==> build 78: inputs <==
==> flow/design.v <==
module mul_A (CLK, RESETn, a, b, y);
	parameter bw = 32;
	input [bw-1:0] a, b;
	input CLK;
	input RESETn;
	output [2*bw-1:0] y;
	reg [bw-1:0] a_pipe [bw-1:0];
	reg [bw-1:0] b_pipe [bw-1:0];
	reg [2*bw-1:0] partials [bw-1:0];
	genvar i, j;
	for(i=0; i<bw; i=i+1) begin : gen1
		always@(posedge CLK) begin
			if(!RESETn) begin
				a_pipe[i] <= 0;
				b_pipe[i] <= 0;
				partials[i] <= 0;
			end
			else begin
				if(i==0) begin
					a_pipe[i] <= a;
					b_pipe[i] <= b;
					partials[i] <=(a_pipe[i][i] ? b_pipe[i] << i : 0);
				end
				else begin
					a_pipe[i] <= a_pipe[i-1];
					b_pipe[i] <= b_pipe[i-1];
					partials[i] <=(a_pipe[i][i] ? b_pipe[i] << i : 0) + partials[i-1];
				end				
			end
		end
	end
	assign y = partials[bw-1];
endmodule
==> flow/run.sh <==
#!/bin/bash
# the make line also repeats each setting of config.mk as NAME=value (left out here)
make -C /OpenROAD-flow-scripts/flow DESIGN_CONFIG=/design/flow/config.mk WORK_HOME=/design/flow/orfs CLKGATE_MAP_FILE= finish
==> flow/config.mk <==
export PLATFORM = sky130hd
export DESIGN_NAME = mul_A
export DESIGN_NICKNAME = mul_A
export VERILOG_FILES = /design/flow/design.v
export SDC_FILE = /design/flow/constraint.sdc
export NUM_CORES = 4
export LEC_CHECK = 0
export CAP_MARGIN = 20
export CORE_MARGIN = 2
export CORE_UTILIZATION = 72
export CTS_CLUSTER_SIZE = 20
export SLEW_MARGIN = 20
==> flow/constraint.sdc <==
create_clock -name core_clock -period 2.88 [get_ports {CLK}]
set_input_delay 0.5760 -clock core_clock [delete_from_list [all_inputs] [get_ports {CLK}]]
set_output_delay 0.5760 -clock core_clock [all_outputs]
set_load 0.01 [all_outputs]
==> inputs of build 41, as changes to build 78 <==
- ABC_AREA: default -> 1
- CTS_CLUSTER_SIZE: 20 -> default
==> flow/constraint.sdc (replaced) <==
create_clock -name core_clock -period 1.45 [get_ports {CLK}]
set_input_delay 0.2900 -clock core_clock [delete_from_list [all_inputs] [get_ports {CLK}]]
set_output_delay 0.2900 -clock core_clock [all_outputs]
set_load 0.01 [all_outputs]
==> inputs of trial 35, as changes to build 78 <==
- CELL_PAD_IN_SITES_GLOBAL_PLACEMENT: default -> 2
- CORE_UTILIZATION: 72 -> 40
- CTS_CLUSTER_SIZE: 20 -> default
- MIN_ROUTING_LAYER: default -> met2
- SLEW_MARGIN: 20 -> 30
==> flow/constraint.sdc (replaced) <==
create_clock -name core_clock -period 5.0 [get_ports {CLK}]
set_input_delay 1.0000 -clock core_clock [delete_from_list [all_inputs] [get_ports {CLK}]]
set_output_delay 1.0000 -clock core_clock [all_outputs]
set_load 0.01 [all_outputs]
==> comparison <==
Build 78 stopped in 5_1_grt. Build 41 ended with an error in 4_1_cts. Trial 35 completed with no timing, DRC or antenna violations. Die area, highest first: trial 35, build 41, build 78. Of build 41 and trial 35, build 41 has the higher synthesized area (gap 23%, measured against trial 35). In trial 35 the synthesized cell count is smaller than in build 41, by 46%.

* * *

==> v22 <==
Starts from the design.v that is shown in full above.
clock: 4.2 ns
lec_check: 0
cap_margin: 20
core_margin: 2
core_utilization: 40
slew_margin: 20
run.sh (not shown) runs the stock make flow with config.mk's settings and CLKGATE_MAP_FILE=.
==> v33: changes against v22 <==
CELL_PAD_IN_SITES_DETAIL_PLACEMENT = 2   (was default)
CTS_CLUSTER_DIAMETER = 74   (was default)
TNS_END_PERCENT = 65   (was default)
==> flow/constraint.sdc (replaced) <==
create_clock -name core_clock -period 5.0 [get_ports {CLK}]
set_input_delay 1.0000 -clock core_clock [delete_from_list [all_inputs] [get_ports {CLK}]]
set_output_delay 1.0000 -clock core_clock [all_outputs]
set_load 0.01 [all_outputs]
==> results <==
quantity	v33	v22
Outcome	finished with violations	complete, no violations
Violated checks	max-capacitance violations, max-slew violations, negative setup slack	-
Grt met2 use	62.2%	27.9%
Setup crit start	a_pipe[13][13]$_SDFF_PN0_	a_pipe[27][27]$_SDFF_PN0_
Power group with the highest consumption	clock	registers
Instance area at placement	0.141 sq mm	0.141 sq mm
Global-route wire length before repair	883000 um	476000 um
Worst-path clk slew	80 ps	60 ps
Tool warnings	69	52
Clock buffer count in the final layout	474	447
M1 GR Usage	33.9%	22.5%
Register Area	0.0621 sq mm	0.0621 sq mm
Antenna violations before repair	36	16
Source of the worst hold timing path	a_pipe[15][25]$_SDFF_PN0_	a_pipe[12][25]$_SDFF_PN0_
Most used cell along the critical path	o21ai_0	a21oi_1
Setup slack of the most critical reg-to-reg path	-2030 ps	360 ps
Critical-path maximum fanout	16	25
Power and IR drop assume default switching activity.
